## try-juniper
Design complex_multiplier, start of the top module:
module complex_multiplier#(parameter INPUT_DATA_WIDTH = 16)
    (
        input  wire                                    i_clk,
        input  wire                                    i_rst,
        input  wire signed [INPUT_DATA_WIDTH-1:0]      i_real_h,
        input  wire signed [INPUT_DATA_WIDTH-1:0]      i_imag_h,
        input  wire signed [INPUT_DATA_WIDTH-1:0]      i_real_y,
        input  wire signed [INPUT_DATA_WIDTH-1:0]      i_imag_y,
        output reg  signed [INPUT_DATA_WIDTH*2:0]      o_real,
        output reg  signed [INPUT_DATA_WIDTH*2:0]      o_imag
    );
    reg signed [INPUT_DATA_WIDTH*2-1:0] ac;
    reg signed [INPUT_DATA_WIDTH*2-1:0] ad;
    reg signed [INPUT_DATA_WIDTH*2-1:0] cb;
    reg signed [INPUT_DATA_WIDTH*2-1:0] bd;
    always@(posedge i_clk) begin
        if(i_rst)begin
            o_real <= 0;
            o_imag <= 0;
            ac     <= 0;
            ad     <= 0;
            cb     <= 0;
            bd     <= 0;
        end         
        else begin
            ac <= i_real_h * i_real_y;
            ad <= i_real_h * i_imag_y;
            cb <= i_real_y * i_imag_h;
            bd <= i_imag_h * i_imag_y;
            o_real <= ac - bd;
            o_imag <= ad + cb;
        end
    end
endmodule
For scale: about 7300 cells after synthesis, about 130 I/O pins.
export LEC_CHECK = 0
export ABC_AREA = 1
export CAP_MARGIN = 35
export CELL_PAD_IN_SITES_GLOBAL_PLACEMENT = 3
export CORE_MARGIN = 4
export CORE_UTILIZATION = 23
export CTS_CLUSTER_SIZE = 64
export GPL_ROUTABILITY_DRIVEN = 0
export HOLD_SLACK_MARGIN = -0.06
export MAX_ROUTING_LAYER = met4
export PLACE_DENSITY_LB_ADDON = 0.22
export SETUP_SLACK_MARGIN = 0.62
export SLEW_MARGIN = 20
export TNS_END_PERCENT = 45
create_clock -name core_clock -period 6.29 [get_ports {i_clk}]
run.sh (not shown) runs the stock make flow with config.mk's settings and CLKGATE_MAP_FILE=.
Relative to try-juniper, the following input files were edited for try-delta:
Settings: clearing ABC_AREA, which used to be 1; clearing CTS_CLUSTER_SIZE, which used to be 64; swapping 4 for 2 in CORE_MARGIN; clearing CELL_PAD_IN_SITES_GLOBAL_PLACEMENT, which used to be 3; clearing TNS_END_PERCENT, which used to be 45; swapping 23 for 72 in CORE_UTILIZATION; swapping 35 for 20 in CAP_MARGIN; clearing GPL_ROUTABILITY_DRIVEN, which used to be 0; clearing PLACE_DENSITY_LB_ADDON, which used to be 0.22; swapping -0.06 for -0.08 in HOLD_SLACK_MARGIN; clearing SETUP_SLACK_MARGIN, which used to be 0.62; swapping 6.29 for 6.67 in the clock period (ns, I/O delays scaled along).
## What came out
Looking at the logs for try-juniper and try-delta, the single run that did not finish was try-delta. Number of buffers inserted to repair setup after CTS in try-delta is 38 above try-juniper. [try-delta] simple-gate share of the synthesized area fell 5.7 points relative to try-juniper. try-juniper has higher post-synthesis cell area than try-delta.
Changes in try-nickel relative to try-delta:
Settings: CAP_MARGIN: 20 -> 30; PLACE_DENSITY_LB_ADDON: unset -> 0.01; HOLD_SLACK_MARGIN: -0.08 -> unset; the clock period (ns, I/O delays scaled along): 6.67 -> 6.89.
## What came out
Status try-nickel: flow complete, layout not clean - setup timing. What try-nickel reported for count of instances resized after the clock tree is built has to be multiplied by 2.2 to get the figure for try-delta. Diff try-delta -> try-nickel: post-cts hold buffer count ~0 delta, number of cells in the design after placement neither gained nor lost much, area of the core held steady, half-perimeter wire length after detailed placement stayed essentially flat, synthesized cell count saw little to no change. Re post-synthesis chip area from yosys: no difference whatsoever between try-delta and try-nickel. As far as count of buffers inserted at the top-level ports goes, try-delta and try-nickel are indistinguishable; the numbers are identical. Diff try-delta..try-nickel | final weighted congestion in routability-driven placement | negligible.
Here is what was changed in the inputs of try-quartz compared with try-nickel.
Settings: swapping 72 for 40 in CORE_UTILIZATION; clearing PLACE_DENSITY_LB_ADDON, which used to be 0.01; swapping 30 for 20 in CAP_MARGIN; clearing MAX_ROUTING_LAYER, which used to be met4; swapping 6.89 for 5.42 in the clock period (ns, I/O delays scaled along).
Results
try-quartz against try-nickel: met3 global-route usage fell by 8.6 points; clock-buffer cell count fell by 1.
Via count came out lower on try-quartz than on try-nickel.
Diff try-nickel -> try-quartz: routed length on met2 decreased about 6%; met1 demand-to-capacity share in global routing lost 22 points; number of cell rows now larger.
try-quartz finished all stages; layout check result: FAIL, due to setup timing.
For the area of the placeable core, try-quartz came in 52000 µm² higher than try-nickel did.
Setup changes, try-quartz to try-lagoon
Settings: swapping 40 for 42 in CORE_UTILIZATION; swapping 5.42 for 9.0 in the clock period (ns, I/O delays scaled along).
Results
Of try-quartz and try-lagoon, just one finished clean: try-lagoon.
Depth of the critical timing path with buffers and inverters included, try-lagoon vs try-quartz: up by a few percent
Summary of the comparison: initial antenna violation count is higher in try-lagoon, relative to try-quartz.
Going from try-quartz to try-lagoon, chip area shrank by a few percent.
try-lagoon against try-quartz: number of buffers outside the clock class in the layout fell by 840, post-cts gate resize count fell by 890, post-placement setup slack rose by 2.44 ns, synthesized cell area comparable.

== the reference run ==
complex_multiplier again, from the RTL that the note above started with.
// complex_multiplier
module complex_multiplier#(parameter INPUT_DATA_WIDTH = 16)
    (
        input  wire                                    i_clk,
        input  wire                                    i_rst,
        input  wire signed [INPUT_DATA_WIDTH-1:0]      i_real_h,
        input  wire signed [INPUT_DATA_WIDTH-1:0]      i_imag_h,
        input  wire signed [INPUT_DATA_WIDTH-1:0]      i_real_y,
        input  wire signed [INPUT_DATA_WIDTH-1:0]      i_imag_y,
        output reg  signed [INPUT_DATA_WIDTH*2:0]      o_real,
        output reg  signed [INPUT_DATA_WIDTH*2:0]      o_imag
    );
    reg signed [INPUT_DATA_WIDTH*2-1:0] ac;
    reg signed [INPUT_DATA_WIDTH*2-1:0] ad;
    reg signed [INPUT_DATA_WIDTH*2-1:0] cb;
    reg signed [INPUT_DATA_WIDTH*2-1:0] bd;
    always@(posedge i_clk) begin
        if(i_rst)begin
            o_real <= 0;
            o_imag <= 0;
            ac     <= 0;
            ad     <= 0;
            cb     <= 0;
            bd     <= 0;
        end         
        else begin
            ac <= i_real_h * i_real_y;
            ad <= i_real_h * i_imag_y;
            cb <= i_real_y * i_imag_h;
            bd <= i_imag_h * i_imag_y;
            o_real <= ac - bd;
            o_imag <= ad + cb;
        end
    end
endmodule
clock: 5.8 ns
lec_check: 0
cap_margin: 20
cell_pad_in_sites_global_placement: 1
core_margin: 8
core_utilization: 60
cts_cluster_diameter: 330
cts_cluster_size: 54
setup_slack_margin: -0.57
slew_margin: 5
Final checks on the reference run, whose flow otherwise completed, came back failing, citing setup timing.
Modified inputs, the trial run compared to the reference run
# the reference run
export LEC_CHECK = 0
export CAP_MARGIN = 20
export CELL_PAD_IN_SITES_GLOBAL_PLACEMENT = 1
export CORE_MARGIN = 8
export CORE_UTILIZATION = 60
export CTS_CLUSTER_DIAMETER = 330
export CTS_CLUSTER_SIZE = 54
export SETUP_SLACK_MARGIN = -0.57
export SLEW_MARGIN = 5
create_clock -name core_clock -period 5.8 [get_ports {i_clk}]
# the trial run
export LEC_CHECK = 0
export ABC_AREA = 1
export CAP_MARGIN = 20
export CORE_MARGIN = 2
export CORE_UTILIZATION = 72
export SLEW_MARGIN = 20
create_clock -name core_clock -period 10.9 [get_ports {i_clk}]
==> comparison <==
The trial run | stages: all done | timing, DRC, antenna: all pass. The reference run ended up with ad[31]$_SDFF_PP0_ as its endpoint of the worst setup timing path; the trial run ended up with ac[30]$_SDFF_PP0_. Fraction of area in registers, the reference run and the trial run, higher one = the trial run. Lower core region area was reported by the trial run, not the reference run.
